==> branch yarrow: inputs <==
==> flow/design.v <==
module cordic_phase_shifter #(parameter DEPTH = 1, LOG2_PHASE_SCALE = 1)(
input clk,
input rst_n,
input signed [8:0] x_in,
input signed [8:0] y_in,
input signed [31:0] p,
output reg signed [8:0] x_out,
output reg signed [8:0] y_out,
output reg signed [31:0] phase_final
);
wire signed [31:0] atan_table [0:30];
   assign atan_table[0]  = 32'b00100000000000000000000000000000; 
   assign atan_table[1]  = 32'b00010010111001000000010100011101; 
   assign atan_table[2]  = 32'b00001001111110110011100001011011; 
   assign atan_table[3]  = 32'b00000101000100010001000111010100; 
   assign atan_table[4]  = 32'b00000010100010110000110101000011;
   assign atan_table[5]  = 32'b00000001010001011101011111100001;
   assign atan_table[6]  = 32'b00000000101000101111011000011110;
   assign atan_table[7]  = 32'b00000000010100010111110001010101;
   assign atan_table[8]  = 32'b00000000001010001011111001010011;
   assign atan_table[9]  = 32'b00000000000101000101111100101110;
   assign atan_table[10] = 32'b00000000000010100010111110011000;
   assign atan_table[11] = 32'b00000000000001010001011111001100;
   assign atan_table[12] = 32'b00000000000000101000101111100110;
   assign atan_table[13] = 32'b00000000000000010100010111110011;
   assign atan_table[14] = 32'b00000000000000001010001011111001;
   assign atan_table[15] = 32'b00000000000000000101000101111101;
   assign atan_table[16] = 32'b00000000000000000010100010111110;
   assign atan_table[17] = 32'b00000000000000000001010001011111;
   assign atan_table[18] = 32'b00000000000000000000101000101111;
   assign atan_table[19] = 32'b00000000000000000000010100011000;
   assign atan_table[20] = 32'b00000000000000000000001010001100;
   assign atan_table[21] = 32'b00000000000000000000000101000110;
   assign atan_table[22] = 32'b00000000000000000000000010100011;
   assign atan_table[23] = 32'b00000000000000000000000001010001;
   assign atan_table[24] = 32'b00000000000000000000000000101000;
   assign atan_table[25] = 32'b00000000000000000000000000010100;
   assign atan_table[26] = 32'b00000000000000000000000000001010;
   assign atan_table[27] = 32'b00000000000000000000000000000101;
   assign atan_table[28] = 32'b00000000000000000000000000000010;
   assign atan_table[29] = 32'b00000000000000000000000000000001;
   assign atan_table[30] = 32'b00000000000000000000000000000000;
reg signed [8:0] next_x_out, next_y_out;
reg signed [31:0] next_phase_final;
wire signed [31:0] atan_val;
always @(posedge clk) begin
    if (!rst_n) begin
        x_out <= x_in;
        y_out <= y_in;
        phase_final <= p;
    end 
    else begin
        x_out <= next_x_out;
        y_out <= next_y_out;
        phase_final <= next_phase_final;
    end
end
localparam [8:0] DEPTH_CASTED = DEPTH[8:0];
assign atan_val = atan_table[DEPTH_CASTED] >>> LOG2_PHASE_SCALE;
always @* begin
    next_x_out = x_in + (y_in >>> DEPTH_CASTED);
    next_y_out = y_in - (x_in >>> DEPTH_CASTED);
    next_phase_final = p + atan_val;
    if (p[31] == 1'b0) begin
        next_x_out = x_in - (y_in >>> DEPTH_CASTED);
        next_y_out = y_in + (x_in >>> DEPTH_CASTED);
        next_phase_final = p - atan_val;
    end
end
endmodule
module pipeline(
input clk,
input rst_n,
input signed [8:0] x_in,
input signed [8:0] y_in,
input signed [31:0] phase_in,
input in_valid,
output signed [8:0] x_out,
output signed [8:0] y_out,
output signed [31:0] phase_out,
output out_valid
);
    wire signed [8:0] x_stage [0:31];
    wire signed [8:0] y_stage [0:31];
    wire signed [31:0] phase_stage [0:31];
    assign x_stage[0] = x_in;
    assign y_stage[0] = y_in;
    assign phase_stage[0] = phase_in;
genvar i;
generate
        for (i = 0; i < 31; i = i + 1) begin : cordic_stages
            cordic_phase_shifter #(
                .DEPTH(i),
                .LOG2_PHASE_SCALE(0)
            ) stage_inst (
                .clk(clk),
                .rst_n(rst_n),
                .x_in(x_stage[i]),
                .y_in(y_stage[i]),
                .p(phase_stage[i]),
                .x_out(x_stage[i+1]),
                .y_out(y_stage[i+1]),
                .phase_final(phase_stage[i+1])
            );
        end
endgenerate
    reg [30:0] valid_stage;
    always @(posedge clk) begin
        if (!rst_n)
            valid_stage <= 31'd0;
        else
            valid_stage <= {valid_stage[29:0], in_valid};
    end
    assign out_valid = valid_stage[30];
    assign x_out = x_stage[31];
    assign y_out = y_stage[31];
    assign phase_out = phase_stage[31];
endmodule
==> flow/run.sh <==
#!/bin/bash
# the make line also repeats each setting of config.mk as NAME=value (left out here)
make -C /OpenROAD-flow-scripts/flow DESIGN_CONFIG=/design/flow/config.mk WORK_HOME=/design/flow/orfs CLKGATE_MAP_FILE= finish
==> flow/config.mk <==
export PLATFORM = sky130hd
export DESIGN_NAME = pipeline
export DESIGN_NICKNAME = pipeline
export VERILOG_FILES = /design/flow/design.v
export SDC_FILE = /design/flow/constraint.sdc
export NUM_CORES = 4
export LEC_CHECK = 0
export CAP_MARGIN = 20
export CORE_MARGIN = 6
export CORE_UTILIZATION = 23
export SLEW_MARGIN = 25
==> flow/constraint.sdc <==
create_clock -name core_clock -period 4.63 [get_ports {clk}]
set_input_delay 0.9260 -clock core_clock [delete_from_list [all_inputs] [get_ports {clk}]]
set_output_delay 0.9260 -clock core_clock [all_outputs]
set_load 0.01 [all_outputs]
==> branch violet: changes against branch yarrow <==
- CAP_MARGIN: 20 -> 40
- CORE_ASPECT_RATIO: unset -> 0.98
- CORE_MARGIN: 6 -> 7
- CORE_UTILIZATION: 23 -> 51
- CTS_CLUSTER_SIZE: unset -> 28
- GPL_ROUTABILITY_DRIVEN: unset -> 0
- PLACE_DENSITY_LB_ADDON: unset -> 0.1
- SETUP_SLACK_MARGIN: unset -> 0.48
- SLEW_MARGIN: 25 -> 20
==> flow/constraint.sdc (replaced) <==
create_clock -name core_clock -period 3.14 [get_ports {clk}]
set_input_delay 0.6280 -clock core_clock [delete_from_list [all_inputs] [get_ports {clk}]]
set_output_delay 0.6280 -clock core_clock [all_outputs]
set_load 0.01 [all_outputs]
==> qor summary <==
metric	branch yarrow	branch violet
Final WS setup	0.4527 ns	-0.08438 ns
Number of placement rows	253	168
Via-per-instance ratio	4.530	5.648
Setup slack of the most critical reg-to-reg path	0.45 ns	-0.08 ns
Tap cell count	6375	2805
Total wire length after detailed routing	255100 um	275300 um
Final-report setup violation count	0	6
Register area	31650 sq um	31820 sq um
Run status	no timing/DRC/antenna violations	complete, but fails checks
Layout check failures	-	setup timing
Worst slack, placed	0.5578 ns	-0.4088 ns
Non-clk buf share	1.531%	7.064%
Fin crit share	90.22%	102.7%
